// median
module median
#(
    parameter MEM_DATA_WIDTH = 32,
    parameter LUT_ADDR_WIDTH = 10,  
    parameter MEM_ADDR_WIDTH = 10,  
    parameter PIXEL_DATA_WIDTH = 8,
    parameter IMG_WIDTH  = 320,
    parameter IMG_HEIGHT = 320
)(
    input clk,  
    input rst_n,  
    input [31:0] word0,
    input [31:0] word1,
    input [31:0] word2,
    output [PIXEL_DATA_WIDTH-1:0] pixel1,
    output [PIXEL_DATA_WIDTH-1:0] pixel2,
    output [PIXEL_DATA_WIDTH-1:0] pixel3,
    output [PIXEL_DATA_WIDTH-1:0] pixel4,
    output [LUT_ADDR_WIDTH-1:0] raddr_a,
    output [LUT_ADDR_WIDTH-1:0] raddr_b,
    output [LUT_ADDR_WIDTH-1:0] raddr_c,
    output [MEM_ADDR_WIDTH-1:0] waddr
);
Size in the first run: ~3100 cells after synthesis, roughly 130 flip-flops, roughly 170 I/O pins.
Settings: LEC_CHECK=0, CAP_MARGIN=40, CORE_MARGIN=2, CORE_UTILIZATION=72, CTS_CLUSTER_DIAMETER=48, CTS_CLUSTER_SIZE=40, PLACE_DENSITY=0.67, SETUP_SLACK_MARGIN=-0.42, SLEW_MARGIN=20; clock period 17.4 ns.
run.sh (not shown) runs the stock make flow with config.mk's settings and CLKGATE_MAP_FILE=.
The first run failed in detailed placement, error DPL-0038.
Then changed:
==> flow/config.mk (replaced) <==
export PLATFORM = sky130hd
export DESIGN_NAME = median
export DESIGN_NICKNAME = median
export VERILOG_FILES = /design/flow/design.v
export SDC_FILE = /design/flow/constraint.sdc
export NUM_CORES = 4
export LEC_CHECK = 0
export CAP_MARGIN = 20
export CORE_MARGIN = 2
export CORE_UTILIZATION = 40
export SLEW_MARGIN = 20
==> flow/constraint.sdc (replaced) <==
create_clock -name core_clock -period 30.0 [get_ports {clk}]
set_input_delay 6.0000 -clock core_clock [delete_from_list [all_inputs] [get_ports {clk}]]
set_output_delay 6.0000 -clock core_clock [all_outputs]
set_load 0.01 [all_outputs]
Outcome: Now the flow completed with no timing, DRC or antenna violations; die area increases by 78%; synthesized area stays the same; synthesized cell count is unchanged.
Then changed:
--- a/flow/config.mk
+++ b/flow/config.mk
@@ -6,6 +6,8 @@
 export NUM_CORES = 4
 export LEC_CHECK = 0
-export CAP_MARGIN = 20
+export CAP_MARGIN = 35
 export CORE_MARGIN = 2
 export CORE_UTILIZATION = 40
+export CTS_CLUSTER_DIAMETER = 44
+export SETUP_SLACK_MARGIN = 5.0
 export SLEW_MARGIN = 20
After rerunning: The new run finished clean. Cell area rises by 8.3%. Worst hold slack gets better by 0.0040 ns. Die size does not change.

---

Starting RTL as in the previous note.
clock: 24.4 ns
lec_check: 0
cap_margin: 20
core_margin: 2
core_utilization: 70
cts_cluster_diameter: 219
cts_cluster_size: 37
setup_slack_margin: 4.42
slew_margin: 20
The baseline aborted during 5_1_grt on GRT-0116.
==> next run, changes <==
- ABC_AREA: unset -> 1
- CORE_UTILIZATION: 70 -> 71
- CTS_CLUSTER_DIAMETER: 219 -> 221
- SETUP_SLACK_MARGIN: 4.42 -> -0.58
Result:
- This time the run passed the timing, DRC and antenna checks
- synthesized area drops by 4.5%
- die area drops by about 6%
- synthesized cell count grows by about 15%
==> next run, changes <==
- ABC_AREA: 1 -> unset
- CORE_UTILIZATION: 71 -> 64
- CTS_CLUSTER_DIAMETER: 221 -> unset
- CTS_CLUSTER_SIZE: 37 -> unset
- SETUP_SLACK_MARGIN: -0.58 -> unset
- clock period: 24.4 -> 14.2 ns (I/O delays scaled with it)
What happened: The changed run aborted during 4_1_cts (DPL-0038). Die area grows by about a fifth. Area after synthesis climbs by a few percent. Synthesized cell count went down by roughly a tenth.
==> next run, changes <==
- CORE_UTILIZATION: 64 -> 40
- clock period: 14.2 -> 29.3 ns (I/O delays scaled with it)
The new run produced a clean layout.
Die size rises by well over a third.
Synthesized area does not change.
Synthesized cell count stays the same.

---

median again, from the RTL that the note above started with.
export LEC_CHECK = 0
export CAP_MARGIN = 25
export CELL_PAD_IN_SITES_GLOBAL_PLACEMENT = 3
export CORE_ASPECT_RATIO = 1.76
export CORE_MARGIN = 7
export CORE_UTILIZATION = 20
export CTS_CLUSTER_DIAMETER = 89
export CTS_CLUSTER_SIZE = 10
export GPL_ROUTABILITY_DRIVEN = 1
export GPL_TIMING_DRIVEN = 0
export HOLD_SLACK_MARGIN = -0.02
export MAX_ROUTING_LAYER = met4
export MIN_ROUTING_LAYER = met2
export PLACE_DENSITY = 0.39
export SLEW_MARGIN = 15
create_clock -name core_clock -period 46.9 [get_ports {clk}]
==> next run, changes <==
- ABC_AREA: unset -> 1
- CAP_MARGIN: 25 -> 20
- CELL_PAD_IN_SITES_GLOBAL_PLACEMENT: 3 -> unset
- CORE_ASPECT_RATIO: 1.76 -> unset
- CORE_MARGIN: 7 -> 2
- CORE_UTILIZATION: 20 -> 72
- CTS_CLUSTER_DIAMETER: 89 -> 66
- GPL_ROUTABILITY_DRIVEN: 1 -> unset
- GPL_TIMING_DRIVEN: 0 -> unset
- HOLD_SLACK_MARGIN: -0.02 -> unset
- MAX_ROUTING_LAYER: met4 -> unset
- MIN_ROUTING_LAYER: met2 -> unset
- PLACE_DENSITY: 0.39 -> unset
- SLEW_MARGIN: 15 -> 20
- clock period: 46.9 -> 12.4 ns (I/O delays scaled with it)
Effect:
- With this change the flow failed in 3_5_place_dp
- die size fell by 74%
- synthesized area went down by 4.5%
- synthesized cell count rose by 15%
